### flow/run.sh
#!/bin/bash
# the make line also repeats each setting of config.mk as NAME=value (left out here)
make -C /OpenROAD-flow-scripts/flow DESIGN_CONFIG=/design/flow/config.mk WORK_HOME=/design/flow/orfs CLKGATE_MAP_FILE= finish
### flow/config.mk
export PLATFORM = sky130hd
export DESIGN_NAME = AuctionSearch
export DESIGN_NICKNAME = AuctionSearch
export VERILOG_FILES = /design/flow/design.v
export SDC_FILE = /design/flow/constraint.sdc
export NUM_CORES = 4
export LEC_CHECK = 0
export ABC_AREA = 1
export CAP_MARGIN = 20
export CORE_MARGIN = 2
export CORE_UTILIZATION = 70
export CTS_CLUSTER_SIZE = 35
export HOLD_SLACK_MARGIN = 0.29
export PLACE_DENSITY = 0.6
export SETUP_SLACK_MARGIN = 0.61
export SLEW_MARGIN = 20
### flow/constraint.sdc
create_clock -name core_clock -period 4.0 [get_ports {clock}]
set_input_delay 0.8000 -clock core_clock [delete_from_list [all_inputs] [get_ports {clock}]]
set_output_delay 0.8000 -clock core_clock [all_outputs]
set_load 0.01 [all_outputs]
### flow/design.v
module ProcessingElement(
  input         clock,
  input         reset,
  input  [7:0]  io_price,
  output [10:0] io_agentIdx,
  output        io_rewardIn_ready,
  input         io_rewardIn_valid,
  input  [7:0]  io_rewardIn_bits_reward,
  input  [10:0] io_rewardIn_bits_idx,
  input         io_rewardIn_bits_last,
  input         io_PEResultOut_ready,
  output        io_PEResultOut_valid,
  output [7:0]  io_PEResultOut_bits_benefit,
  output [7:0]  io_PEResultOut_bits_oldPrice,
  output [10:0] io_PEResultOut_bits_id,
  output        io_PEResultOut_bits_last
);
  reg [7:0] s1_last;  
  reg [7:0] s1_reward;  
  reg [7:0] s1_idx;  
  reg  s1_valid;  
  reg [7:0] s2_price;  
  reg [7:0] s2_idx;  
  reg  s2_last;  
  reg  s2_valid;  
  reg [7:0] s2_reward;  
  reg [7:0] s3_benefit;  
  reg [7:0] s3_oldPrice;  
  reg  s3_valid;  
  reg [7:0] s3_last;  
  reg [7:0] s3_idx;  
  wire  stall = ~io_PEResultOut_ready;  
  wire  fire = io_rewardIn_ready & io_rewardIn_valid;  
  wire [10:0] _GEN_2 = fire ? io_rewardIn_bits_idx : {{3'd0}, s1_idx};  
  wire [8:0] _diff_T = {1'b0,$signed(s2_reward)};  
  wire [8:0] _diff_T_1 = {1'b0,$signed(s2_price)};  
  wire [8:0] diff = $signed(_diff_T) - $signed(_diff_T_1);  
  wire [10:0] _GEN_9 = ~stall ? _GEN_2 : {{3'd0}, s1_idx};  
  wire [7:0] _GEN_14 = ~stall ? s1_last : {{7'd0}, s2_last};  
  assign io_agentIdx = stall ? {3'd0, s1_idx} : io_rewardIn_bits_idx;
  assign io_rewardIn_ready = ~stall;  
  assign io_PEResultOut_valid = s3_valid;  
  assign io_PEResultOut_bits_benefit = s3_benefit;  
  assign io_PEResultOut_bits_oldPrice = s3_oldPrice;  
  assign io_PEResultOut_bits_id = {{3'd0}, s3_idx};  
  assign io_PEResultOut_bits_last = s3_last[0];  
  always @(posedge clock) begin
    if (reset) begin  
      s1_last <= 8'h0;  
    end else if (~stall) begin  
      if (fire) begin  
        s1_last <= {{7'd0}, io_rewardIn_bits_last};  
      end
    end
    if (reset) begin  
      s1_reward <= 8'h0;  
    end else if (~stall) begin  
      if (fire) begin  
        s1_reward <= io_rewardIn_bits_reward;  
      end
    end
    if (reset) begin  
      s1_idx <= 8'h0;  
    end else begin
      s1_idx <= _GEN_9[7:0];
    end
    if (reset) begin  
      s1_valid <= 1'h0;  
    end else if (~stall) begin  
      s1_valid <= fire;  
    end
    if (reset) begin  
      s2_price <= 8'h0;  
    end else if (~stall) begin  
      s2_price <= io_price;  
    end
    if (reset) begin  
      s2_idx <= 8'h0;  
    end else if (~stall) begin  
      s2_idx <= s1_idx;  
    end
    if (reset) begin  
      s2_last <= 1'h0;  
    end else begin
      s2_last <= _GEN_14[0];
    end
    if (reset) begin  
      s2_valid <= 1'h0;  
    end else if (~stall) begin  
      s2_valid <= s1_valid;  
    end
    if (reset) begin  
      s2_reward <= 8'h0;  
    end else if (~stall) begin  
      s2_reward <= s1_reward;  
    end
    if (reset) begin  
      s3_benefit <= 8'h0;  
    end else if (~stall) begin  
      if (diff[8]) begin  
        s3_benefit <= 8'h0;
      end else begin
        s3_benefit <= diff[7:0];
      end
    end
    if (reset) begin  
      s3_oldPrice <= 8'h0;  
    end else if (~stall) begin  
      s3_oldPrice <= s2_price;  
    end
    if (reset) begin  
      s3_valid <= 1'h0;  
    end else if (~stall) begin  
      s3_valid <= s2_valid;  
    end
    if (reset) begin  
      s3_last <= 8'h0;  
    end else if (~stall) begin  
      s3_last <= {{7'd0}, s2_last};  
    end
    if (reset) begin  
      s3_idx <= 8'h0;  
    end else if (~stall) begin  
      s3_idx <= s2_idx;  
    end
  end
endmodule
module SearchTask(
  input         clock,
  input         reset,
  output        io_benefitIn_0_ready,
  input         io_benefitIn_0_valid,
  input  [7:0]  io_benefitIn_0_bits_benefit,
  input  [7:0]  io_benefitIn_0_bits_oldPrice,
  input  [10:0] io_benefitIn_0_bits_id,
  input         io_benefitIn_0_bits_last,
  output        io_benefitIn_1_ready,
  input         io_benefitIn_1_valid,
  input  [7:0]  io_benefitIn_1_bits_benefit,
  input  [7:0]  io_benefitIn_1_bits_oldPrice,
  input  [10:0] io_benefitIn_1_bits_id,
  output        io_benefitIn_2_ready,
  input         io_benefitIn_2_valid,
  input  [7:0]  io_benefitIn_2_bits_benefit,
  input  [7:0]  io_benefitIn_2_bits_oldPrice,
  input  [10:0] io_benefitIn_2_bits_id,
  output        io_benefitIn_3_ready,
  input         io_benefitIn_3_valid,
  input  [7:0]  io_benefitIn_3_bits_benefit,
  input  [7:0]  io_benefitIn_3_bits_oldPrice,
  input  [10:0] io_benefitIn_3_bits_id,
  output        io_benefitIn_4_ready,
  input         io_benefitIn_4_valid,
  input  [7:0]  io_benefitIn_4_bits_benefit,
  input  [7:0]  io_benefitIn_4_bits_oldPrice,
  input  [10:0] io_benefitIn_4_bits_id,
  output        io_benefitIn_5_ready,
  input         io_benefitIn_5_valid,
  input  [7:0]  io_benefitIn_5_bits_benefit,
  input  [7:0]  io_benefitIn_5_bits_oldPrice,
  input  [10:0] io_benefitIn_5_bits_id,
  output        io_benefitIn_6_ready,
  input         io_benefitIn_6_valid,
  input  [7:0]  io_benefitIn_6_bits_benefit,
  input  [7:0]  io_benefitIn_6_bits_oldPrice,
  input  [10:0] io_benefitIn_6_bits_id,
  output        io_benefitIn_7_ready,
  input         io_benefitIn_7_valid,
  input  [7:0]  io_benefitIn_7_bits_benefit,
  input  [7:0]  io_benefitIn_7_bits_oldPrice,
  input  [10:0] io_benefitIn_7_bits_id,
  input         io_resultOut_ready,
  output        io_resultOut_valid,
  output [10:0] io_resultOut_bits_winner,
  output [7:0]  io_resultOut_bits_bid
);
  reg  s_valid_0;  
  reg  s_valid_1;  
  reg  s_valid_2;  
  reg  s_valid_3;  
  reg  s_last_0;  
  reg  s_last_1;  
  reg  s_last_2;  
  reg  s_last_3;  
  reg [7:0] compRegs_0_0_benefit;  
  reg [10:0] compRegs_0_0_id;  
  reg [7:0] compRegs_0_0_runningBid;  
  reg [7:0] compRegs_0_0_oldPrice;  
  reg [7:0] compRegs_0_1_benefit;  
  reg [10:0] compRegs_0_1_id;  
  reg [7:0] compRegs_0_1_runningBid;  
  reg [7:0] compRegs_0_1_oldPrice;  
  reg [7:0] compRegs_0_2_benefit;  
  reg [10:0] compRegs_0_2_id;  
  reg [7:0] compRegs_0_2_runningBid;  
  reg [7:0] compRegs_0_2_oldPrice;  
  reg [7:0] compRegs_0_3_benefit;  
  reg [10:0] compRegs_0_3_id;  
  reg [7:0] compRegs_0_3_runningBid;  
  reg [7:0] compRegs_0_3_oldPrice;  
  reg [7:0] compRegs_0_4_benefit;  
  reg [10:0] compRegs_0_4_id;  
  reg [7:0] compRegs_0_4_runningBid;  
  reg [7:0] compRegs_0_4_oldPrice;  
  reg [7:0] compRegs_0_5_benefit;  
  reg [10:0] compRegs_0_5_id;  
  reg [7:0] compRegs_0_5_runningBid;  
  reg [7:0] compRegs_0_5_oldPrice;  
  reg [7:0] compRegs_0_6_benefit;  
  reg [10:0] compRegs_0_6_id;  
  reg [7:0] compRegs_0_6_runningBid;  
  reg [7:0] compRegs_0_6_oldPrice;  
  reg [7:0] compRegs_0_7_benefit;  
  reg [10:0] compRegs_0_7_id;  
  reg [7:0] compRegs_0_7_runningBid;  
  reg [7:0] compRegs_0_7_oldPrice;  
  reg [7:0] compRegs_1_0_benefit;  
  reg [10:0] compRegs_1_0_id;  
  reg [7:0] compRegs_1_0_runningBid;  
  reg [7:0] compRegs_1_0_oldPrice;  
  reg [7:0] compRegs_1_1_benefit;  
  reg [10:0] compRegs_1_1_id;  
  reg [7:0] compRegs_1_1_runningBid;  
  reg [7:0] compRegs_1_1_oldPrice;  
  reg [7:0] compRegs_1_2_benefit;  
  reg [10:0] compRegs_1_2_id;  
  reg [7:0] compRegs_1_2_runningBid;  
  reg [7:0] compRegs_1_2_oldPrice;  
  reg [7:0] compRegs_1_3_benefit;  
  reg [10:0] compRegs_1_3_id;  
  reg [7:0] compRegs_1_3_runningBid;  
  reg [7:0] compRegs_1_3_oldPrice;  
  reg [7:0] compRegs_2_0_benefit;  
  reg [10:0] compRegs_2_0_id;  
  reg [7:0] compRegs_2_0_runningBid;  
  reg [7:0] compRegs_2_0_oldPrice;  
  reg [7:0] compRegs_2_1_benefit;  
  reg [10:0] compRegs_2_1_id;  
  reg [7:0] compRegs_2_1_runningBid;  
  reg [7:0] compRegs_2_1_oldPrice;  
  reg [7:0] compRegs_3_0_benefit;  
  reg [10:0] compRegs_3_0_id;  
  reg [7:0] compRegs_3_0_runningBid;  
  reg [7:0] compRegs_3_0_oldPrice;  
  reg [7:0] slast_runningWinner_benefit;  
  reg [10:0] slast_runningWinner_id;  
  reg [7:0] slast_runningWinner_runningBid;  
  reg [7:0] slast_runningWinner_oldPrice;  
  reg  slast_valid;  
  reg  slast_last;  
  wire  stall = ~io_resultOut_ready & slast_valid;  
  wire  _fire_T = io_benefitIn_0_ready & io_benefitIn_0_valid;  
  wire  _fire_T_1 = io_benefitIn_1_ready & io_benefitIn_1_valid;  
  wire  _fire_T_2 = io_benefitIn_2_ready & io_benefitIn_2_valid;  
  wire  _fire_T_3 = io_benefitIn_3_ready & io_benefitIn_3_valid;  
  wire  _fire_T_4 = io_benefitIn_4_ready & io_benefitIn_4_valid;  
  wire  _fire_T_5 = io_benefitIn_5_ready & io_benefitIn_5_valid;  
  wire  _fire_T_6 = io_benefitIn_6_ready & io_benefitIn_6_valid;  
  wire  _fire_T_7 = io_benefitIn_7_ready & io_benefitIn_7_valid;  
  wire  fire = _fire_T | _fire_T_1 | _fire_T_2 | _fire_T_3 | _fire_T_4 | _fire_T_5 | _fire_T_6 | _fire_T_7;  
  wire [7:0] hypoBid = compRegs_0_0_benefit - compRegs_0_1_benefit;  
  wire [7:0] hypoBid_1 = compRegs_0_1_benefit - compRegs_0_0_benefit;  
  wire [7:0] hypoBid_2 = compRegs_0_2_benefit - compRegs_0_3_benefit;  
  wire [7:0] hypoBid_3 = compRegs_0_3_benefit - compRegs_0_2_benefit;  
  wire [7:0] hypoBid_4 = compRegs_0_4_benefit - compRegs_0_5_benefit;  
  wire [7:0] hypoBid_5 = compRegs_0_5_benefit - compRegs_0_4_benefit;  
  wire [7:0] hypoBid_6 = compRegs_0_6_benefit - compRegs_0_7_benefit;  
  wire [7:0] hypoBid_7 = compRegs_0_7_benefit - compRegs_0_6_benefit;  
  wire [7:0] hypoBid_8 = compRegs_1_0_benefit - compRegs_1_1_benefit;  
  wire [7:0] hypoBid_9 = compRegs_1_1_benefit - compRegs_1_0_benefit;  
  wire [7:0] hypoBid_10 = compRegs_1_2_benefit - compRegs_1_3_benefit;  
  wire [7:0] hypoBid_11 = compRegs_1_3_benefit - compRegs_1_2_benefit;  
  wire [7:0] hypoBid_12 = compRegs_2_0_benefit - compRegs_2_1_benefit;  
  wire [7:0] hypoBid_13 = compRegs_2_1_benefit - compRegs_2_0_benefit;  
  wire [7:0] hypoBid_14 = compRegs_3_0_benefit - slast_runningWinner_benefit;  
  wire [7:0] _slast_runningWinner_runningBid_T_1 = hypoBid_14 < compRegs_3_0_runningBid ? hypoBid_14 :
    compRegs_3_0_runningBid;  
  wire [7:0] hypoBid_15 = slast_runningWinner_benefit - compRegs_3_0_benefit;  
  wire [7:0] _slast_runningWinner_runningBid_T_3 = hypoBid_15 < slast_runningWinner_runningBid ? hypoBid_15 :
    slast_runningWinner_runningBid;  
  wire [7:0] _io_resultOut_bits_bid_T_1 = slast_runningWinner_oldPrice + 8'h1;  
  wire [7:0] _io_resultOut_bits_bid_T_3 = slast_runningWinner_runningBid + slast_runningWinner_oldPrice;  
  wire [7:0] _GEN_152 = slast_runningWinner_benefit == 8'h0 ? 8'h0 : _io_resultOut_bits_bid_T_3;  
  assign io_benefitIn_0_ready = ~stall;  
  assign io_benefitIn_1_ready = ~stall;  
  assign io_benefitIn_2_ready = ~stall;  
  assign io_benefitIn_3_ready = ~stall;  
  assign io_benefitIn_4_ready = ~stall;  
  assign io_benefitIn_5_ready = ~stall;  
  assign io_benefitIn_6_ready = ~stall;  
  assign io_benefitIn_7_ready = ~stall;  
  assign io_resultOut_valid = slast_valid & slast_last;  
  assign io_resultOut_bits_winner = slast_runningWinner_id;  
  assign io_resultOut_bits_bid = slast_runningWinner_runningBid == 8'h0 & slast_runningWinner_benefit > 8'h0 ?
    _io_resultOut_bits_bid_T_1 : _GEN_152;  
  always @(posedge clock) begin
    if (reset) begin  
      s_valid_0 <= 1'h0;  
    end else if (~stall) begin  
      s_valid_0 <= fire;  
    end
    if (reset) begin  
      s_valid_1 <= 1'h0;  
    end else if (~stall) begin  
      s_valid_1 <= s_valid_0;  
    end
    if (reset) begin  
      s_valid_2 <= 1'h0;  
    end else if (~stall) begin  
      s_valid_2 <= s_valid_1;  
    end
    if (reset) begin  
      s_valid_3 <= 1'h0;  
    end else if (~stall) begin  
      s_valid_3 <= s_valid_2;  
    end
    if (reset) begin  
      s_last_0 <= 1'h0;  
    end else if (~stall) begin  
      if (fire) begin  
        s_last_0 <= io_benefitIn_0_bits_last;  
      end
    end
    if (reset) begin  
      s_last_1 <= 1'h0;  
    end else if (~stall) begin  
      s_last_1 <= s_last_0;  
    end
    if (reset) begin  
      s_last_2 <= 1'h0;  
    end else if (~stall) begin  
      s_last_2 <= s_last_1;  
    end
    if (reset) begin  
      s_last_3 <= 1'h0;  
    end else if (~stall) begin  
      s_last_3 <= s_last_2;  
    end
    if (reset) begin  
      compRegs_0_0_benefit <= 8'h0;  
    end else if (~stall) begin  
      if (fire) begin  
        if (_fire_T) begin  
          compRegs_0_0_benefit <= io_benefitIn_0_bits_benefit;  
        end else begin
          compRegs_0_0_benefit <= 8'h0;  
        end
      end
    end
    if (reset) begin  
      compRegs_0_0_id <= 11'h0;  
    end else if (~stall) begin  
      if (fire) begin  
        compRegs_0_0_id <= io_benefitIn_0_bits_id;  
      end
    end
    if (reset) begin  
      compRegs_0_0_runningBid <= 8'h0;  
    end else if (~stall) begin  
      if (fire) begin  
        compRegs_0_0_runningBid <= 8'hff;  
      end
    end
    if (reset) begin  
      compRegs_0_0_oldPrice <= 8'h0;  
    end else if (~stall) begin  
      if (fire) begin  
        compRegs_0_0_oldPrice <= io_benefitIn_0_bits_oldPrice;  
      end
    end
    if (reset) begin  
      compRegs_0_1_benefit <= 8'h0;  
    end else if (~stall) begin  
      if (fire) begin  
        if (_fire_T_1) begin  
          compRegs_0_1_benefit <= io_benefitIn_1_bits_benefit;  
        end else begin
          compRegs_0_1_benefit <= 8'h0;  
        end
      end
    end
    if (reset) begin  
      compRegs_0_1_id <= 11'h0;  
    end else if (~stall) begin  
      if (fire) begin  
        compRegs_0_1_id <= io_benefitIn_1_bits_id;  
      end
    end
    if (reset) begin  
      compRegs_0_1_runningBid <= 8'h0;  
    end else if (~stall) begin  
      if (fire) begin  
        compRegs_0_1_runningBid <= 8'hff;  
      end
    end
    if (reset) begin  
      compRegs_0_1_oldPrice <= 8'h0;  
    end else if (~stall) begin  
      if (fire) begin  
        compRegs_0_1_oldPrice <= io_benefitIn_1_bits_oldPrice;  
      end
    end
    if (reset) begin  
      compRegs_0_2_benefit <= 8'h0;  
    end else if (~stall) begin  
      if (fire) begin  
        if (_fire_T_2) begin  
          compRegs_0_2_benefit <= io_benefitIn_2_bits_benefit;  
        end else begin
          compRegs_0_2_benefit <= 8'h0;  
        end
      end
    end
    if (reset) begin  
      compRegs_0_2_id <= 11'h0;  
    end else if (~stall) begin  
      if (fire) begin  
        compRegs_0_2_id <= io_benefitIn_2_bits_id;  
      end
    end
    if (reset) begin  
      compRegs_0_2_runningBid <= 8'h0;  
    end else if (~stall) begin  
      if (fire) begin  
        compRegs_0_2_runningBid <= 8'hff;  
      end
    end
    if (reset) begin  
      compRegs_0_2_oldPrice <= 8'h0;  
    end else if (~stall) begin  
      if (fire) begin  
        compRegs_0_2_oldPrice <= io_benefitIn_2_bits_oldPrice;  
      end
    end
    if (reset) begin  
      compRegs_0_3_benefit <= 8'h0;  
    end else if (~stall) begin  
      if (fire) begin  
        if (_fire_T_3) begin  
          compRegs_0_3_benefit <= io_benefitIn_3_bits_benefit;  
        end else begin
          compRegs_0_3_benefit <= 8'h0;  
        end
      end
    end
    if (reset) begin  
      compRegs_0_3_id <= 11'h0;  
    end else if (~stall) begin  
      if (fire) begin  
        compRegs_0_3_id <= io_benefitIn_3_bits_id;  
      end
    end
    if (reset) begin  
      compRegs_0_3_runningBid <= 8'h0;  
    end else if (~stall) begin  
      if (fire) begin  
        compRegs_0_3_runningBid <= 8'hff;  
      end
    end
    if (reset) begin  
      compRegs_0_3_oldPrice <= 8'h0;  
    end else if (~stall) begin  
      if (fire) begin  
        compRegs_0_3_oldPrice <= io_benefitIn_3_bits_oldPrice;  
      end
    end
    if (reset) begin  
      compRegs_0_4_benefit <= 8'h0;  
    end else if (~stall) begin  
      if (fire) begin  
        if (_fire_T_4) begin  
          compRegs_0_4_benefit <= io_benefitIn_4_bits_benefit;  
        end else begin
          compRegs_0_4_benefit <= 8'h0;  
        end
      end
    end
    if (reset) begin  
      compRegs_0_4_id <= 11'h0;  
    end else if (~stall) begin  
      if (fire) begin  
        compRegs_0_4_id <= io_benefitIn_4_bits_id;  
      end
    end
    if (reset) begin  
      compRegs_0_4_runningBid <= 8'h0;  
    end else if (~stall) begin  
      if (fire) begin  
        compRegs_0_4_runningBid <= 8'hff;  
      end
    end
    if (reset) begin  
      compRegs_0_4_oldPrice <= 8'h0;  
    end else if (~stall) begin  
      if (fire) begin  
        compRegs_0_4_oldPrice <= io_benefitIn_4_bits_oldPrice;  
      end
    end
    if (reset) begin  
      compRegs_0_5_benefit <= 8'h0;  
    end else if (~stall) begin  
      if (fire) begin  
        if (_fire_T_5) begin  
          compRegs_0_5_benefit <= io_benefitIn_5_bits_benefit;  
        end else begin
          compRegs_0_5_benefit <= 8'h0;  
        end
      end
    end
    if (reset) begin  
      compRegs_0_5_id <= 11'h0;  
    end else if (~stall) begin  
      if (fire) begin  
        compRegs_0_5_id <= io_benefitIn_5_bits_id;  
      end
    end
    if (reset) begin  
      compRegs_0_5_runningBid <= 8'h0;  
    end else if (~stall) begin  
      if (fire) begin  
        compRegs_0_5_runningBid <= 8'hff;  
      end
    end
    if (reset) begin  
      compRegs_0_5_oldPrice <= 8'h0;  
    end else if (~stall) begin  
      if (fire) begin  
        compRegs_0_5_oldPrice <= io_benefitIn_5_bits_oldPrice;  
      end
    end
    if (reset) begin  
      compRegs_0_6_benefit <= 8'h0;  
    end else if (~stall) begin  
      if (fire) begin  
        if (_fire_T_6) begin  
          compRegs_0_6_benefit <= io_benefitIn_6_bits_benefit;  
        end else begin
          compRegs_0_6_benefit <= 8'h0;  
        end
      end
    end
    if (reset) begin  
      compRegs_0_6_id <= 11'h0;  
    end else if (~stall) begin  
      if (fire) begin  
        compRegs_0_6_id <= io_benefitIn_6_bits_id;  
      end
    end
    if (reset) begin  
      compRegs_0_6_runningBid <= 8'h0;  
    end else if (~stall) begin  
      if (fire) begin  
        compRegs_0_6_runningBid <= 8'hff;  
      end
    end
    if (reset) begin  
      compRegs_0_6_oldPrice <= 8'h0;  
    end else if (~stall) begin  
      if (fire) begin  
        compRegs_0_6_oldPrice <= io_benefitIn_6_bits_oldPrice;  
      end
    end
    if (reset) begin  
      compRegs_0_7_benefit <= 8'h0;  
    end else if (~stall) begin  
      if (fire) begin  
        if (_fire_T_7) begin  
          compRegs_0_7_benefit <= io_benefitIn_7_bits_benefit;  
        end else begin
          compRegs_0_7_benefit <= 8'h0;  
        end
      end
    end
    if (reset) begin  
      compRegs_0_7_id <= 11'h0;  
    end else if (~stall) begin  
      if (fire) begin  
        compRegs_0_7_id <= io_benefitIn_7_bits_id;  
      end
    end
    if (reset) begin  
      compRegs_0_7_runningBid <= 8'h0;  
    end else if (~stall) begin  
      if (fire) begin  
        compRegs_0_7_runningBid <= 8'hff;  
      end
    end
    if (reset) begin  
      compRegs_0_7_oldPrice <= 8'h0;  
    end else if (~stall) begin  
      if (fire) begin  
        compRegs_0_7_oldPrice <= io_benefitIn_7_bits_oldPrice;  
      end
    end
    if (reset) begin  
      compRegs_1_0_benefit <= 8'h0;  
    end else if (~stall) begin  
      if (compRegs_0_0_benefit >= compRegs_0_1_benefit) begin  
        compRegs_1_0_benefit <= compRegs_0_0_benefit;  
      end else begin
        compRegs_1_0_benefit <= compRegs_0_1_benefit;  
      end
    end
    if (reset) begin  
      compRegs_1_0_id <= 11'h0;  
    end else if (~stall) begin  
      if (compRegs_0_0_benefit >= compRegs_0_1_benefit) begin  
        compRegs_1_0_id <= compRegs_0_0_id;  
      end else begin
        compRegs_1_0_id <= compRegs_0_1_id;  
      end
    end
    if (reset) begin  
      compRegs_1_0_runningBid <= 8'h0;  
    end else if (~stall) begin  
      if (compRegs_0_0_benefit >= compRegs_0_1_benefit) begin  
        if (hypoBid < compRegs_0_0_runningBid) begin  
          compRegs_1_0_runningBid <= hypoBid;
        end else begin
          compRegs_1_0_runningBid <= compRegs_0_0_runningBid;
        end
      end else if (hypoBid_1 < compRegs_0_1_runningBid) begin  
        compRegs_1_0_runningBid <= hypoBid_1;
      end else begin
        compRegs_1_0_runningBid <= compRegs_0_1_runningBid;
      end
    end
    if (reset) begin  
      compRegs_1_0_oldPrice <= 8'h0;  
    end else if (~stall) begin  
      if (compRegs_0_0_benefit >= compRegs_0_1_benefit) begin  
        compRegs_1_0_oldPrice <= compRegs_0_0_oldPrice;  
      end else begin
        compRegs_1_0_oldPrice <= compRegs_0_1_oldPrice;  
      end
    end
    if (reset) begin  
      compRegs_1_1_benefit <= 8'h0;  
    end else if (~stall) begin  
      if (compRegs_0_2_benefit >= compRegs_0_3_benefit) begin  
        compRegs_1_1_benefit <= compRegs_0_2_benefit;  
      end else begin
        compRegs_1_1_benefit <= compRegs_0_3_benefit;  
      end
    end
    if (reset) begin  
      compRegs_1_1_id <= 11'h0;  
    end else if (~stall) begin  
      if (compRegs_0_2_benefit >= compRegs_0_3_benefit) begin  
        compRegs_1_1_id <= compRegs_0_2_id;  
      end else begin
        compRegs_1_1_id <= compRegs_0_3_id;  
      end
    end
    if (reset) begin  
      compRegs_1_1_runningBid <= 8'h0;  
    end else if (~stall) begin  
      if (compRegs_0_2_benefit >= compRegs_0_3_benefit) begin  
        if (hypoBid_2 < compRegs_0_2_runningBid) begin  
          compRegs_1_1_runningBid <= hypoBid_2;
        end else begin
          compRegs_1_1_runningBid <= compRegs_0_2_runningBid;
        end
      end else if (hypoBid_3 < compRegs_0_3_runningBid) begin  
        compRegs_1_1_runningBid <= hypoBid_3;
      end else begin
        compRegs_1_1_runningBid <= compRegs_0_3_runningBid;
      end
    end
    if (reset) begin  
      compRegs_1_1_oldPrice <= 8'h0;  
    end else if (~stall) begin  
      if (compRegs_0_2_benefit >= compRegs_0_3_benefit) begin  
        compRegs_1_1_oldPrice <= compRegs_0_2_oldPrice;  
      end else begin
        compRegs_1_1_oldPrice <= compRegs_0_3_oldPrice;  
      end
    end
    if (reset) begin  
      compRegs_1_2_benefit <= 8'h0;  
    end else if (~stall) begin  
      if (compRegs_0_4_benefit >= compRegs_0_5_benefit) begin  
        compRegs_1_2_benefit <= compRegs_0_4_benefit;  
      end else begin
        compRegs_1_2_benefit <= compRegs_0_5_benefit;  
      end
    end
    if (reset) begin  
      compRegs_1_2_id <= 11'h0;  
    end else if (~stall) begin  
      if (compRegs_0_4_benefit >= compRegs_0_5_benefit) begin  
        compRegs_1_2_id <= compRegs_0_4_id;  
      end else begin
        compRegs_1_2_id <= compRegs_0_5_id;  
      end
    end
    if (reset) begin  
      compRegs_1_2_runningBid <= 8'h0;  
    end else if (~stall) begin  
      if (compRegs_0_4_benefit >= compRegs_0_5_benefit) begin  
        if (hypoBid_4 < compRegs_0_4_runningBid) begin  
          compRegs_1_2_runningBid <= hypoBid_4;
        end else begin
          compRegs_1_2_runningBid <= compRegs_0_4_runningBid;
        end
      end else if (hypoBid_5 < compRegs_0_5_runningBid) begin  
        compRegs_1_2_runningBid <= hypoBid_5;
      end else begin
        compRegs_1_2_runningBid <= compRegs_0_5_runningBid;
      end
    end
    if (reset) begin  
      compRegs_1_2_oldPrice <= 8'h0;  
    end else if (~stall) begin  
      if (compRegs_0_4_benefit >= compRegs_0_5_benefit) begin  
        compRegs_1_2_oldPrice <= compRegs_0_4_oldPrice;  
      end else begin
        compRegs_1_2_oldPrice <= compRegs_0_5_oldPrice;  
      end
    end
    if (reset) begin  
      compRegs_1_3_benefit <= 8'h0;  
    end else if (~stall) begin  
      if (compRegs_0_6_benefit >= compRegs_0_7_benefit) begin  
        compRegs_1_3_benefit <= compRegs_0_6_benefit;  
      end else begin
        compRegs_1_3_benefit <= compRegs_0_7_benefit;  
      end
    end
    if (reset) begin  
      compRegs_1_3_id <= 11'h0;  
    end else if (~stall) begin  
      if (compRegs_0_6_benefit >= compRegs_0_7_benefit) begin  
        compRegs_1_3_id <= compRegs_0_6_id;  
      end else begin
        compRegs_1_3_id <= compRegs_0_7_id;  
      end
    end
    if (reset) begin  
      compRegs_1_3_runningBid <= 8'h0;  
    end else if (~stall) begin  
      if (compRegs_0_6_benefit >= compRegs_0_7_benefit) begin  
        if (hypoBid_6 < compRegs_0_6_runningBid) begin  
          compRegs_1_3_runningBid <= hypoBid_6;
        end else begin
          compRegs_1_3_runningBid <= compRegs_0_6_runningBid;
        end
      end else if (hypoBid_7 < compRegs_0_7_runningBid) begin  
        compRegs_1_3_runningBid <= hypoBid_7;
      end else begin
        compRegs_1_3_runningBid <= compRegs_0_7_runningBid;
      end
    end
    if (reset) begin  
      compRegs_1_3_oldPrice <= 8'h0;  
    end else if (~stall) begin  
      if (compRegs_0_6_benefit >= compRegs_0_7_benefit) begin  
        compRegs_1_3_oldPrice <= compRegs_0_6_oldPrice;  
      end else begin
        compRegs_1_3_oldPrice <= compRegs_0_7_oldPrice;  
      end
    end
    if (reset) begin  
      compRegs_2_0_benefit <= 8'h0;  
    end else if (~stall) begin  
      if (compRegs_1_0_benefit >= compRegs_1_1_benefit) begin  
        compRegs_2_0_benefit <= compRegs_1_0_benefit;  
      end else begin
        compRegs_2_0_benefit <= compRegs_1_1_benefit;  
      end
    end
    if (reset) begin  
      compRegs_2_0_id <= 11'h0;  
    end else if (~stall) begin  
      if (compRegs_1_0_benefit >= compRegs_1_1_benefit) begin  
        compRegs_2_0_id <= compRegs_1_0_id;  
      end else begin
        compRegs_2_0_id <= compRegs_1_1_id;  
      end
    end
    if (reset) begin  
      compRegs_2_0_runningBid <= 8'h0;  
    end else if (~stall) begin  
      if (compRegs_1_0_benefit >= compRegs_1_1_benefit) begin  
        if (hypoBid_8 < compRegs_1_0_runningBid) begin  
          compRegs_2_0_runningBid <= hypoBid_8;
        end else begin
          compRegs_2_0_runningBid <= compRegs_1_0_runningBid;
        end
      end else if (hypoBid_9 < compRegs_1_1_runningBid) begin  
        compRegs_2_0_runningBid <= hypoBid_9;
      end else begin
        compRegs_2_0_runningBid <= compRegs_1_1_runningBid;
      end
    end
    if (reset) begin  
      compRegs_2_0_oldPrice <= 8'h0;  
    end else if (~stall) begin  
      if (compRegs_1_0_benefit >= compRegs_1_1_benefit) begin  
        compRegs_2_0_oldPrice <= compRegs_1_0_oldPrice;  
      end else begin
        compRegs_2_0_oldPrice <= compRegs_1_1_oldPrice;  
      end
    end
    if (reset) begin  
      compRegs_2_1_benefit <= 8'h0;  
    end else if (~stall) begin  
      if (compRegs_1_2_benefit >= compRegs_1_3_benefit) begin  
        compRegs_2_1_benefit <= compRegs_1_2_benefit;  
      end else begin
        compRegs_2_1_benefit <= compRegs_1_3_benefit;  
      end
    end
    if (reset) begin  
      compRegs_2_1_id <= 11'h0;  
    end else if (~stall) begin  
      if (compRegs_1_2_benefit >= compRegs_1_3_benefit) begin  
        compRegs_2_1_id <= compRegs_1_2_id;  
      end else begin
        compRegs_2_1_id <= compRegs_1_3_id;  
      end
    end
    if (reset) begin  
      compRegs_2_1_runningBid <= 8'h0;  
    end else if (~stall) begin  
      if (compRegs_1_2_benefit >= compRegs_1_3_benefit) begin  
        if (hypoBid_10 < compRegs_1_2_runningBid) begin  
          compRegs_2_1_runningBid <= hypoBid_10;
        end else begin
          compRegs_2_1_runningBid <= compRegs_1_2_runningBid;
        end
      end else if (hypoBid_11 < compRegs_1_3_runningBid) begin  
        compRegs_2_1_runningBid <= hypoBid_11;
      end else begin
        compRegs_2_1_runningBid <= compRegs_1_3_runningBid;
      end
    end
    if (reset) begin  
      compRegs_2_1_oldPrice <= 8'h0;  
    end else if (~stall) begin  
      if (compRegs_1_2_benefit >= compRegs_1_3_benefit) begin  
        compRegs_2_1_oldPrice <= compRegs_1_2_oldPrice;  
      end else begin
        compRegs_2_1_oldPrice <= compRegs_1_3_oldPrice;  
      end
    end
    if (reset) begin  
      compRegs_3_0_benefit <= 8'h0;  
    end else if (~stall) begin  
      if (compRegs_2_0_benefit >= compRegs_2_1_benefit) begin  
        compRegs_3_0_benefit <= compRegs_2_0_benefit;  
      end else begin
        compRegs_3_0_benefit <= compRegs_2_1_benefit;  
      end
    end
    if (reset) begin  
      compRegs_3_0_id <= 11'h0;  
    end else if (~stall) begin  
      if (compRegs_2_0_benefit >= compRegs_2_1_benefit) begin  
        compRegs_3_0_id <= compRegs_2_0_id;  
      end else begin
        compRegs_3_0_id <= compRegs_2_1_id;  
      end
    end
    if (reset) begin  
      compRegs_3_0_runningBid <= 8'h0;  
    end else if (~stall) begin  
      if (compRegs_2_0_benefit >= compRegs_2_1_benefit) begin  
        if (hypoBid_12 < compRegs_2_0_runningBid) begin  
          compRegs_3_0_runningBid <= hypoBid_12;
        end else begin
          compRegs_3_0_runningBid <= compRegs_2_0_runningBid;
        end
      end else if (hypoBid_13 < compRegs_2_1_runningBid) begin  
        compRegs_3_0_runningBid <= hypoBid_13;
      end else begin
        compRegs_3_0_runningBid <= compRegs_2_1_runningBid;
      end
    end
    if (reset) begin  
      compRegs_3_0_oldPrice <= 8'h0;  
    end else if (~stall) begin  
      if (compRegs_2_0_benefit >= compRegs_2_1_benefit) begin  
        compRegs_3_0_oldPrice <= compRegs_2_0_oldPrice;  
      end else begin
        compRegs_3_0_oldPrice <= compRegs_2_1_oldPrice;  
      end
    end
    if (reset) begin  
      slast_runningWinner_benefit <= 8'h0;  
    end else if (~stall) begin  
      if (slast_last | ~slast_valid) begin  
        slast_runningWinner_benefit <= compRegs_3_0_benefit;  
      end else if (compRegs_3_0_benefit > slast_runningWinner_benefit) begin  
        slast_runningWinner_benefit <= compRegs_3_0_benefit;  
      end
    end
    if (reset) begin  
      slast_runningWinner_id <= 11'h0;  
    end else if (~stall) begin  
      if (slast_last | ~slast_valid) begin  
        slast_runningWinner_id <= compRegs_3_0_id;  
      end else if (compRegs_3_0_benefit > slast_runningWinner_benefit) begin  
        slast_runningWinner_id <= compRegs_3_0_id;  
      end
    end
    if (reset) begin  
      slast_runningWinner_runningBid <= 8'h0;  
    end else if (~stall) begin  
      if (slast_last | ~slast_valid) begin  
        slast_runningWinner_runningBid <= compRegs_3_0_runningBid;  
      end else if (compRegs_3_0_benefit > slast_runningWinner_benefit) begin  
        slast_runningWinner_runningBid <= _slast_runningWinner_runningBid_T_1;  
      end else begin
        slast_runningWinner_runningBid <= _slast_runningWinner_runningBid_T_3;  
      end
    end
    if (reset) begin  
      slast_runningWinner_oldPrice <= 8'h0;  
    end else if (~stall) begin  
      if (slast_last | ~slast_valid) begin  
        slast_runningWinner_oldPrice <= compRegs_3_0_oldPrice;  
      end else if (compRegs_3_0_benefit > slast_runningWinner_benefit) begin  
        slast_runningWinner_oldPrice <= compRegs_3_0_oldPrice;  
      end
    end
    if (reset) begin  
      slast_valid <= 1'h0;  
    end else if (~stall) begin  
      slast_valid <= s_valid_3;  
    end
    if (reset) begin  
      slast_last <= 1'h0;  
    end else if (~stall) begin  
      slast_last <= s_last_3;  
    end
  end
endmodule
module AuctionSearch(
  input         clock,
  input         reset,
  output        io_rewardIn_0_ready,
  input         io_rewardIn_0_valid,
  input  [7:0]  io_rewardIn_0_reward,
  input  [10:0] io_rewardIn_0_idx,
  input         io_rewardIn_0_last,
  output [10:0] io_agentIdx_0,
  input  [7:0]  io_price_0,
  output        io_rewardIn_1_ready,
  input         io_rewardIn_1_valid,
  input  [7:0]  io_rewardIn_1_reward,
  input  [10:0] io_rewardIn_1_idx,
  output [10:0] io_agentIdx_1,
  input  [7:0]  io_price_1,
  output        io_rewardIn_2_ready,
  input         io_rewardIn_2_valid,
  input  [7:0]  io_rewardIn_2_reward,
  input  [10:0] io_rewardIn_2_idx,
  output [10:0] io_agentIdx_2,
  input  [7:0]  io_price_2,
  output        io_rewardIn_3_ready,
  input         io_rewardIn_3_valid,
  input  [7:0]  io_rewardIn_3_reward,
  input  [10:0] io_rewardIn_3_idx,
  output [10:0] io_agentIdx_3,
  input  [7:0]  io_price_3,
  output        io_rewardIn_4_ready,
  input         io_rewardIn_4_valid,
  input  [7:0]  io_rewardIn_4_reward,
  input  [10:0] io_rewardIn_4_idx,
  output [10:0] io_agentIdx_4,
  input  [7:0]  io_price_4,
  output        io_rewardIn_5_ready,
  input         io_rewardIn_5_valid,
  input  [7:0]  io_rewardIn_5_reward,
  input  [10:0] io_rewardIn_5_idx,
  output [10:0] io_agentIdx_5,
  input  [7:0]  io_price_5,
  output        io_rewardIn_6_ready,
  input         io_rewardIn_6_valid,
  input  [7:0]  io_rewardIn_6_reward,
  input  [10:0] io_rewardIn_6_idx,
  output [10:0] io_agentIdx_6,
  input  [7:0]  io_price_6,
  output        io_rewardIn_7_ready,
  input         io_rewardIn_7_valid,
  input  [7:0]  io_rewardIn_7_reward,
  input  [10:0] io_rewardIn_7_idx,
  output [10:0] io_agentIdx_7,
  input  [7:0]  io_price_7,
  input         io_resultOut_ready,
  output        io_resultOut_valid,
  output [10:0] io_resultOut_winner,
  output [7:0]  io_resultOut_bid
);
  wire        pe0_valid;
  wire [7:0]  pe0_benefit;
  wire [7:0]  pe0_oldPrice;
  wire [10:0] pe0_id;
  wire        pe0_last;
  wire        pe0_ready;
  wire        pe1_valid;
  wire [7:0]  pe1_benefit;
  wire [7:0]  pe1_oldPrice;
  wire [10:0] pe1_id;
  wire        pe1_last;
  wire        pe1_ready;
  wire        pe2_valid;
  wire [7:0]  pe2_benefit;
  wire [7:0]  pe2_oldPrice;
  wire [10:0] pe2_id;
  wire        pe2_last;
  wire        pe2_ready;
  wire        pe3_valid;
  wire [7:0]  pe3_benefit;
  wire [7:0]  pe3_oldPrice;
  wire [10:0] pe3_id;
  wire        pe3_last;
  wire        pe3_ready;
  wire        pe4_valid;
  wire [7:0]  pe4_benefit;
  wire [7:0]  pe4_oldPrice;
  wire [10:0] pe4_id;
  wire        pe4_last;
  wire        pe4_ready;
  wire        pe5_valid;
  wire [7:0]  pe5_benefit;
  wire [7:0]  pe5_oldPrice;
  wire [10:0] pe5_id;
  wire        pe5_last;
  wire        pe5_ready;
  wire        pe6_valid;
  wire [7:0]  pe6_benefit;
  wire [7:0]  pe6_oldPrice;
  wire [10:0] pe6_id;
  wire        pe6_last;
  wire        pe6_ready;
  wire        pe7_valid;
  wire [7:0]  pe7_benefit;
  wire [7:0]  pe7_oldPrice;
  wire [10:0] pe7_id;
  wire        pe7_last;
  wire        pe7_ready;
  ProcessingElement pes_0 (
    .clock(clock),
    .reset(reset),
    .io_price(io_price_0),
    .io_agentIdx(io_agentIdx_0),
    .io_rewardIn_ready(io_rewardIn_0_ready),
    .io_rewardIn_valid(io_rewardIn_0_valid),
    .io_rewardIn_bits_reward(io_rewardIn_0_reward),
    .io_rewardIn_bits_idx(io_rewardIn_0_idx),
    .io_rewardIn_bits_last(io_rewardIn_0_last),
    .io_PEResultOut_ready(pe0_ready),
    .io_PEResultOut_valid(pe0_valid),
    .io_PEResultOut_bits_benefit(pe0_benefit),
    .io_PEResultOut_bits_oldPrice(pe0_oldPrice),
    .io_PEResultOut_bits_id(pe0_id),
    .io_PEResultOut_bits_last(pe0_last)
  );
  ProcessingElement pes_1 (
    .clock(clock),
    .reset(reset),
    .io_price(io_price_1),
    .io_agentIdx(io_agentIdx_1),
    .io_rewardIn_ready(io_rewardIn_1_ready),
    .io_rewardIn_valid(io_rewardIn_1_valid),
    .io_rewardIn_bits_reward(io_rewardIn_1_reward),
    .io_rewardIn_bits_idx(io_rewardIn_1_idx),
    .io_rewardIn_bits_last(1'b0),
    .io_PEResultOut_ready(pe1_ready),
    .io_PEResultOut_valid(pe1_valid),
    .io_PEResultOut_bits_benefit(pe1_benefit),
    .io_PEResultOut_bits_oldPrice(pe1_oldPrice),
    .io_PEResultOut_bits_id(pe1_id),
    .io_PEResultOut_bits_last(pe1_last)
  );
  ProcessingElement pes_2 (
    .clock(clock),
    .reset(reset),
    .io_price(io_price_2),
    .io_agentIdx(io_agentIdx_2),
    .io_rewardIn_ready(io_rewardIn_2_ready),
    .io_rewardIn_valid(io_rewardIn_2_valid),
    .io_rewardIn_bits_reward(io_rewardIn_2_reward),
    .io_rewardIn_bits_idx(io_rewardIn_2_idx),
    .io_rewardIn_bits_last(1'b0),
    .io_PEResultOut_ready(pe2_ready),
    .io_PEResultOut_valid(pe2_valid),
    .io_PEResultOut_bits_benefit(pe2_benefit),
    .io_PEResultOut_bits_oldPrice(pe2_oldPrice),
    .io_PEResultOut_bits_id(pe2_id),
    .io_PEResultOut_bits_last(pe2_last)
  );
  ProcessingElement pes_3 (
    .clock(clock),
    .reset(reset),
    .io_price(io_price_3),
    .io_agentIdx(io_agentIdx_3),
    .io_rewardIn_ready(io_rewardIn_3_ready),
    .io_rewardIn_valid(io_rewardIn_3_valid),
    .io_rewardIn_bits_reward(io_rewardIn_3_reward),
    .io_rewardIn_bits_idx(io_rewardIn_3_idx),
    .io_rewardIn_bits_last(1'b0),
    .io_PEResultOut_ready(pe3_ready),
    .io_PEResultOut_valid(pe3_valid),
    .io_PEResultOut_bits_benefit(pe3_benefit),
    .io_PEResultOut_bits_oldPrice(pe3_oldPrice),
    .io_PEResultOut_bits_id(pe3_id),
    .io_PEResultOut_bits_last(pe3_last)
  );
  ProcessingElement pes_4 (
    .clock(clock),
    .reset(reset),
    .io_price(io_price_4),
    .io_agentIdx(io_agentIdx_4),
    .io_rewardIn_ready(io_rewardIn_4_ready),
    .io_rewardIn_valid(io_rewardIn_4_valid),
    .io_rewardIn_bits_reward(io_rewardIn_4_reward),
    .io_rewardIn_bits_idx(io_rewardIn_4_idx),
    .io_rewardIn_bits_last(1'b0),
    .io_PEResultOut_ready(pe4_ready),
    .io_PEResultOut_valid(pe4_valid),
    .io_PEResultOut_bits_benefit(pe4_benefit),
    .io_PEResultOut_bits_oldPrice(pe4_oldPrice),
    .io_PEResultOut_bits_id(pe4_id),
    .io_PEResultOut_bits_last(pe4_last)
  );
  ProcessingElement pes_5 (
    .clock(clock),
    .reset(reset),
    .io_price(io_price_5),
    .io_agentIdx(io_agentIdx_5),
    .io_rewardIn_ready(io_rewardIn_5_ready),
    .io_rewardIn_valid(io_rewardIn_5_valid),
    .io_rewardIn_bits_reward(io_rewardIn_5_reward),
    .io_rewardIn_bits_idx(io_rewardIn_5_idx),
    .io_rewardIn_bits_last(1'b0),
    .io_PEResultOut_ready(pe5_ready),
    .io_PEResultOut_valid(pe5_valid),
    .io_PEResultOut_bits_benefit(pe5_benefit),
    .io_PEResultOut_bits_oldPrice(pe5_oldPrice),
    .io_PEResultOut_bits_id(pe5_id),
    .io_PEResultOut_bits_last(pe5_last)
  );
  ProcessingElement pes_6 (
    .clock(clock),
    .reset(reset),
    .io_price(io_price_6),
    .io_agentIdx(io_agentIdx_6),
    .io_rewardIn_ready(io_rewardIn_6_ready),
    .io_rewardIn_valid(io_rewardIn_6_valid),
    .io_rewardIn_bits_reward(io_rewardIn_6_reward),
    .io_rewardIn_bits_idx(io_rewardIn_6_idx),
    .io_rewardIn_bits_last(1'b0),
    .io_PEResultOut_ready(pe6_ready),
    .io_PEResultOut_valid(pe6_valid),
    .io_PEResultOut_bits_benefit(pe6_benefit),
    .io_PEResultOut_bits_oldPrice(pe6_oldPrice),
    .io_PEResultOut_bits_id(pe6_id),
    .io_PEResultOut_bits_last(pe6_last)
  );
  ProcessingElement pes_7 (
    .clock(clock),
    .reset(reset),
    .io_price(io_price_7),
    .io_agentIdx(io_agentIdx_7),
    .io_rewardIn_ready(io_rewardIn_7_ready),
    .io_rewardIn_valid(io_rewardIn_7_valid),
    .io_rewardIn_bits_reward(io_rewardIn_7_reward),
    .io_rewardIn_bits_idx(io_rewardIn_7_idx),
    .io_rewardIn_bits_last(1'b0),
    .io_PEResultOut_ready(pe7_ready),
    .io_PEResultOut_valid(pe7_valid),
    .io_PEResultOut_bits_benefit(pe7_benefit),
    .io_PEResultOut_bits_oldPrice(pe7_oldPrice),
    .io_PEResultOut_bits_id(pe7_id),
    .io_PEResultOut_bits_last(pe7_last)
  );
  SearchTask search (
    .clock(clock),
    .reset(reset),
    .io_benefitIn_0_ready(pe0_ready),
    .io_benefitIn_0_valid(pe0_valid),
    .io_benefitIn_0_bits_benefit(pe0_benefit),
    .io_benefitIn_0_bits_oldPrice(pe0_oldPrice),
    .io_benefitIn_0_bits_id(pe0_id),
    .io_benefitIn_0_bits_last(pe0_last),
    .io_benefitIn_1_ready(pe1_ready),
    .io_benefitIn_1_valid(pe1_valid),
    .io_benefitIn_1_bits_benefit(pe1_benefit),
    .io_benefitIn_1_bits_oldPrice(pe1_oldPrice),
    .io_benefitIn_1_bits_id(pe1_id),
    .io_benefitIn_2_ready(pe2_ready),
    .io_benefitIn_2_valid(pe2_valid),
    .io_benefitIn_2_bits_benefit(pe2_benefit),
    .io_benefitIn_2_bits_oldPrice(pe2_oldPrice),
    .io_benefitIn_2_bits_id(pe2_id),
    .io_benefitIn_3_ready(pe3_ready),
    .io_benefitIn_3_valid(pe3_valid),
    .io_benefitIn_3_bits_benefit(pe3_benefit),
    .io_benefitIn_3_bits_oldPrice(pe3_oldPrice),
    .io_benefitIn_3_bits_id(pe3_id),
    .io_benefitIn_4_ready(pe4_ready),
    .io_benefitIn_4_valid(pe4_valid),
    .io_benefitIn_4_bits_benefit(pe4_benefit),
    .io_benefitIn_4_bits_oldPrice(pe4_oldPrice),
    .io_benefitIn_4_bits_id(pe4_id),
    .io_benefitIn_5_ready(pe5_ready),
    .io_benefitIn_5_valid(pe5_valid),
    .io_benefitIn_5_bits_benefit(pe5_benefit),
    .io_benefitIn_5_bits_oldPrice(pe5_oldPrice),
    .io_benefitIn_5_bits_id(pe5_id),
    .io_benefitIn_6_ready(pe6_ready),
    .io_benefitIn_6_valid(pe6_valid),
    .io_benefitIn_6_bits_benefit(pe6_benefit),
    .io_benefitIn_6_bits_oldPrice(pe6_oldPrice),
    .io_benefitIn_6_bits_id(pe6_id),
    .io_benefitIn_7_ready(pe7_ready),
    .io_benefitIn_7_valid(pe7_valid),
    .io_benefitIn_7_bits_benefit(pe7_benefit),
    .io_benefitIn_7_bits_oldPrice(pe7_oldPrice),
    .io_benefitIn_7_bits_id(pe7_id),
    .io_resultOut_ready(io_resultOut_ready),
    .io_resultOut_valid(io_resultOut_valid),
    .io_resultOut_bits_winner(io_resultOut_winner),
    .io_resultOut_bits_bid(io_resultOut_bid)
  );
endmodule
==> results.py, run 1 <==
# Physical implementation metrics
metrics = {
    "grt": {
        "overflow": 0,
        "met3_usage_pct": 4.76,
        "grtUsageMet1_pct": 47.6,
        "met2_usage_pct": 60.2,
        "grt_pass1_vias": 44800,
        "track_usage_pct": 36.1,
        "grt_first_pass_wirelength_um": 224000,
        "busiest_layer": "met2",
        "antenna_found_initial": 1,
        "grt_max_degree": 147,
    },
    "synth": {
        "top_cell": "nand2_1",
        "ys_sh_simple_pct": 21.1,
        "ys_area_sq_um": 51200,
        "synthXorXnorAreaFrac_pct": 0.582,
        "synth_top_area_share_pct": 39.0,
        "fa_ha_area_share_pct": 8.41,
        "aoi_share_pct": 20.5,
        "syn-cell-area_sq_um": 51200,
        "postSynthCellCount": 7304,
        "ys_top_cells_by_area": "dfxtp_1, nand2_1, o21ai_0",
        "largest_area_cell": "dfxtp_1",
        "ys_warn_count": 2,
        "common_cells": "nand2_1, dfxtp_1, o21ai_0",
        "yosys-stat-cells": 7304,
        "yosysUniqueCellTypes": 35,
        "ys_ff": 998,
        "async_reset_ff_share_pct": 0,
        "edf_count": 0,
        "avgSynthCellArea_sq_um": 7.01,
        "flop_cell": "dfxtp_1",
        "synthMuxAreaShare_pct": 0,
        "yosysSeqAreaShare_pct": 39.0,
        "logic_family": "simple AND/OR/NAND/NOR gates",
    },
    "detailed_routing": {
        "drt-pass1-iter-count": 8,
        "dr.first_iter.drc_count": 5174,
        "postRouteAntennaNets": 0,
        "route.detailed.drc": 0,
        "routed_wl_um": 140000,
        "viasPerCell": 5.77,
        "antenna_cells_inserted": 0,
        "drt-wirelength-per-cell_um": 16.6,
        "num_vias": 48900,
    },
    "cells_and_area": {
        "final.fill_count": 5217,
        "nets": 7993,
        "areaGrowthSynthToFinish_pct": 13.4,
    },
    "power": {
        "combinationalPower_mw": 5.16,
        "pwr.group.clock_mw": 9.17,
        "top_power_group": "sequential cells",
        "worst_ir_drop_vdd_mv": 0.587,
        "internal_power_mw": 17.6,
        "power_frac_seq_pct": 43.4,
        "clockPowerShare_pct": 36.2,
        "power.leakage_nw": 27.3,
        "totalPowerFinal_mw": 25.3,
        "p_sw_share_pct": 30.4,
        "combPwrFrac_pct": 20.4,
        "p_per_area_nw_per_um2": 436,
        "switching_power_mw": 7.70,
        "seq_power_mw": 11.0,
    },
    "clocking": {
        "h-tree-depth": 3,
        "clk_latency_ns": 0.67,
        "cts.sinks": 998,
        "cts_tree": "yes",
        "cts_hold_buf": 0,
        "clockRootBuffer": "clkbuf_16",
        "cts_buffers": 97,
        "cts_buffer_depth": 3,
        "clk_pin_slew_ns": 0.06,
    },
    "place": {
        "port-buffer-count": 340,
        "hpwl_um": 98000,
        "place_worst_setup_slack_ns": 0.399,
        "gp_congestion": 0.928,
    },
    "critical_path": {
        "cp_max_fo": 36,
        "critPathArrivalTime_ns": 2.57,
        "max_stage_delay_ns": 0.48,
        "end_kind": "primary output",
        "ff2ff_path_depth": 18,
        "crit_cells": 6,
        "r2r-start": "search.compRegs_0_3_benefit[2]$_SDFFE_PP0P_",
        "required_ns": 3.20,
        "start_kind": "input port",
        "endpoint": "io_agentIdx_5[8]",
        "worst-setup-path-type": "in -> out",
        "critPathTopFamily": "buffers and inverters",
        "cp_common_cell": "clkdlybuf4s50_1",
        "path_cells": "clkdlybuf4s50_1 -> or2_4 -> buf_4 -> inv_12 -> nor2_1 -> clkdlybuf4s50_1",
        "r2r-end": "search.compRegs_1_1_runningBid[5]$_SDFFE_PP0N_",
        "startpoint": "io_resultOut_ready",
        "critPathBufInv": 4,
        "critPathSlowestCell": "clkdlybuf4s50_1",
        "rrSetupSlack_ns": 0.82,
    },
    "timing": {
        "slew_headroom_pct": 38.0,
        "min_period_ns": 3.37,
        "finalHoldViolations": 0,
        "fin_hold_ws_ns": 0.449,
        "finalMaxSlewViolations": 0,
        "layout_setup_ws_ns": 0.625,
        "fin_skew_ns": 0.0269,
        "fmax_mhz": 296,
        "worstMarginPinSlew_ns": 0.926,
        "fin_crit_sh_pct": 84.4,
        "setup_tns_ns": 0,
        "finalSetupViolations": 0,
        "rsz0062_at_grt": "no",
    },
    "min_path": {
        "hold_end": "search.compRegs_0_3_oldPrice[2]$_SDFFE_PP0P_",
        "hold_class": "reg -> reg",
        "hold_depth": 2,
        "min_from": "search.compRegs_0_3_oldPrice[2]$_SDFFE_PP0P_",
    },
    "flow_run": {
        "drv_cap": 0,
        "warning_count": 95,
    },
    "floorplanning": {
        "num_rows": 99,
        "boundaryPins": 344,
        "fp_util_pct": 70.4,
        "core_area_sq_um": 72700,
        "die_w_um": 274,
        "die_y_um": 274,
        "die_area_sq_um": 75300,
    },
    "status": {
        "status": "complete, no violations",
    },
}
per-layer routing:
layer	wire length (um)	share of wire [%]	up-vias
li1	-	-	24100
met1	60000	43	22700
met2	66000	47	1833
met3	9140	6.5	348
met4	5340	3.8	0
met5	0	0	-
area by class of cell:
type                            instances  area, sq um  share of cell area (%)
Clock buffer                          139         2730                    4.70
Timing Repair Buffer                  427         4210                    7.26
Tap cell                              959         1200                    2.07
Inverter                              923         3480                    6.01
Sequential cell                       998        20000                    34.4
Multi-Input combinational cell       4989        25900                    44.7
Clock inverter                         35          457                   0.787
through the flow:
step,instances,util [%],area (sq um)
CTS,8470,79.7,58000
global placement,8292,75.4,54800
global route,8470,79.8,58000
floorplan,7306,-,51200
finish,8470,79.8,58000
detailed placement,8292,75.4,54800
repair_timing:
action                                  CTS  global route
buffers inserted                          3             0
gates resized                            72            14
endpoints found under the setup margin  104            21
cloned                                    1             0
==> inputs of run 2 (changes only) <==
Settings changed: ABC_AREA 1 to unset, CAP_MARGIN 20 to 25, CORE_UTILIZATION 70 to 71, CTS_CLUSTER_SIZE 35 to unset, GPL_ROUTABILITY_DRIVEN set to 0, HOLD_SLACK_MARGIN 0.29 to unset, MAX_ROUTING_LAYER set to met4, MIN_ROUTING_LAYER set to met1, PLACE_DENSITY 0.6 to unset, SETUP_SLACK_MARGIN 0.61 to 0.46, TNS_END_PERCENT set to 70.
Clock period 4.0 ns to 3.53 ns, I/O delays scaled along.
==> results.py, run 2 <==
# Metrics from the implementation run
metrics = {
    "place": {
        "place_worst_setup_slack_ns": 0.0700,
        "place_inst": 7040,
        "port-buffer-count": 340,
        "hpwl_um": 92000,
    },
    "synth": {
        "ys_top_cells_by_area": "dfxtp_1, nand2_1, a21oi_1",
        "edf_count": 0,
        "logic_family": "AND-OR/OR-AND gates",
        "async_reset_ff_share_pct": 0,
        "yosys-stat-cells": 6125,
        "aoi_share_pct": 19.2,
        "postSynthCellCount": 6125,
        "fa_ha_area_share_pct": 8.91,
        "ys_ff": 998,
        "synth_top_area_share_pct": 41.4,
        "synthMuxAreaShare_pct": 3.42,
        "ys_area_sq_um": 48300,
        "largest_area_cell": "dfxtp_1",
        "flop_cell": "dfxtp_1",
        "yosysSeqAreaShare_pct": 41.4,
        "ys_warn_count": 2,
        "synthXorXnorAreaFrac_pct": 2.38,
        "syn-cell-area_sq_um": 48300,
        "top_cell": "nand2_1",
        "yosysUniqueCellTypes": 79,
        "avgSynthCellArea_sq_um": 7.89,
        "common_cells": "nand2_1, dfxtp_1, a21oi_1",
        "ys_sh_simple_pct": 19.1,
    },
    "clocking": {
        "clockRootBuffer": "clkbuf_16",
        "h-tree-depth": 3,
        "cts_buffers": 99,
        "cts_buffer_depth": 3,
        "cts.sinks": 998,
    },
    "floorplanning": {
        "die_y_um": 265,
        "core_area_sq_um": 67300,
        "die_w_um": 265,
        "fp_util_pct": 71.8,
        "boundaryPins": 344,
        "num_rows": 95,
        "die_area_sq_um": 70100,
    },
    "status": {
        "stop_stage": "global routing (5_1_grt)",
        "status": "stopped before the end",
    },
}
==> run 2: per-stage QoR <==
step / utilization (%) / area [sq um]
after floorplan: - / 48700
after global placement: 78.3 / 52700
after detailed placement: 78.3 / 52700
after CTS: 86.8 / 58400
==> run 2: what timing repair did <==
item,CTS
pin swaps,192
resized,395
buffers inserted,103
endpoints found under the setup margin,168
hold buffers,0
cloned,17
==> inputs of run 3 (changes only) <==
Settings changed: CAP_MARGIN 25 to 5, CELL_PAD_IN_SITES_DETAIL_PLACEMENT set to 1, CELL_PAD_IN_SITES_GLOBAL_PLACEMENT set to 1, CORE_UTILIZATION 71 to 72, CTS_CLUSTER_DIAMETER set to 89, CTS_CLUSTER_SIZE set to 13, GPL_ROUTABILITY_DRIVEN 0 to unset, HOLD_SLACK_MARGIN set to -0.05, MAX_ROUTING_LAYER met4 to unset, SETUP_SLACK_MARGIN 0.46 to 0.84, SLEW_MARGIN 20 to 35, TNS_END_PERCENT 70 to 80.
Clock period 3.53 ns to 4.0 ns, I/O delays scaled along.
==> results.py, run 3 <==
# Metrics from the implementation run
metrics = {
    "synth": {
        "ys_area_sq_um": 48300,
        "aoi_share_pct": 19.2,
        "synth_top_area_share_pct": 41.4,
        "synthMuxAreaShare_pct": 3.42,
        "flop_cell": "dfxtp_1",
        "top_cell": "nand2_1",
        "edf_count": 0,
        "yosys-stat-cells": 6125,
        "fa_ha_area_share_pct": 8.91,
        "postSynthCellCount": 6125,
        "syn-cell-area_sq_um": 48300,
        "largest_area_cell": "dfxtp_1",
        "ys_sh_simple_pct": 19.1,
        "yosysUniqueCellTypes": 79,
        "logic_family": "AND-OR/OR-AND gates",
        "common_cells": "nand2_1, dfxtp_1, a21oi_1",
        "async_reset_ff_share_pct": 0,
        "avgSynthCellArea_sq_um": 7.89,
        "ys_ff": 998,
        "ys_warn_count": 2,
        "yosysSeqAreaShare_pct": 41.4,
        "ys_top_cells_by_area": "dfxtp_1, nand2_1, a21oi_1",
        "synthXorXnorAreaFrac_pct": 2.38,
    },
    "floorplanning": {
        "die_area_sq_um": 69200,
        "die_w_um": 263,
        "core_area_sq_um": 66100,
        "die_y_um": 263,
        "num_rows": 94,
        "fp_util_pct": 73.1,
    },
    "status": {
        "stop_stage": "global placement without I/O (3_1_place_gp_skip_io)",
        "tool.error": "[ERROR GPL-0301] Utilization 111.434 % exceeds 100%.",
        "status": "stopped before the end",
    },
}
==> inputs of run 4 (changes only) <==
Settings changed: ABC_AREA set to 1, CAP_MARGIN 5 to 25, CELL_PAD_IN_SITES_DETAIL_PLACEMENT 1 to unset, CELL_PAD_IN_SITES_GLOBAL_PLACEMENT 1 to unset, CORE_UTILIZATION 72 to 68, CTS_CLUSTER_DIAMETER 89 to 372, CTS_CLUSTER_SIZE 13 to unset, GPL_ROUTABILITY_DRIVEN set to 1, HOLD_SLACK_MARGIN -0.05 to 0.3, MAX_ROUTING_LAYER set to met4, SETUP_SLACK_MARGIN 0.84 to unset, SLEW_MARGIN 35 to 20, TNS_END_PERCENT 80 to 70.
Clock period 4.0 ns to 2.15 ns, I/O delays scaled along.
==> results.py, run 4 <==
# Metrics from the implementation run
metrics = {
    "synth": {
        "edf_count": 0,
        "fa_ha_area_share_pct": 8.41,
        "largest_area_cell": "dfxtp_1",
        "top_cell": "nand2_1",
        "yosysUniqueCellTypes": 35,
        "synth_top_area_share_pct": 39.0,
        "common_cells": "nand2_1, dfxtp_1, o21ai_0",
        "async_reset_ff_share_pct": 0,
        "synthXorXnorAreaFrac_pct": 0.582,
        "aoi_share_pct": 20.5,
        "ys_sh_simple_pct": 21.1,
        "yosysSeqAreaShare_pct": 39.0,
        "ys_warn_count": 2,
        "ys_ff": 998,
        "postSynthCellCount": 7304,
        "syn-cell-area_sq_um": 51200,
        "avgSynthCellArea_sq_um": 7.01,
        "yosys-stat-cells": 7304,
        "flop_cell": "dfxtp_1",
        "synthMuxAreaShare_pct": 0,
        "ys_area_sq_um": 51200,
        "ys_top_cells_by_area": "dfxtp_1, nand2_1, o21ai_0",
        "logic_family": "simple AND/OR/NAND/NOR gates",
    },
    "floorplanning": {
        "boundaryPins": 344,
        "die_w_um": 278,
        "die_area_sq_um": 77500,
        "die_y_um": 278,
        "core_area_sq_um": 74400,
        "num_rows": 100,
        "fp_util_pct": 68.7,
    },
    "grt": {
        "overflow": 121,
        "track_usage_pct": 79.2,
    },
    "status": {
        "tool.error": "[ERROR GRT-0232] Routing congestion too high. Check the congestion heatmap in the GUI.",
        "stop_stage": "global routing (5_1_grt)",
        "status": "stopped before the end",
    },
    "place": {
        "place_area_sq_um": 59100,
        "gp_congestion": 0.967,
        "port-buffer-count": 340,
        "hpwl_um": 106000,
    },
    "clocking": {
        "h-tree-depth": 3,
        "clockRootBuffer": "clkbuf_16",
        "cts.sinks": 998,
        "cts_buffers": 100,
        "cts_buffer_depth": 3,
    },
}
[run 4: stage by stage]
step / std cells / power, mW / worst slack (ns)
3_5_place_dp: 8787 / 31.5 / -0.652
2_1_floorplan: 7306 / 27.6 / -0.557
4_1_cts: 9026 / 50.3 / -0.676
3_3_place_gp: 8787 / 31.1 / -0.628
[run 4: timing repair]
item                                    4_1_cts
gates resized                               657
pin swaps                                    19
endpoints found under the hold margin        15
buffers inserted                             43
hold buffers                                  1
cloned                                       12
endpoints found under the setup margin      591
[run 4: per-layer routing]
layer | track usage [%] | overflow
met4 | 82.8 | 60
met5 | - | -
met1 | 76.1 | 0
met3 | 58.8 | 3
met2 | 96.9 | 58
No activity file was given, so power comes from the tool's default toggle rates.
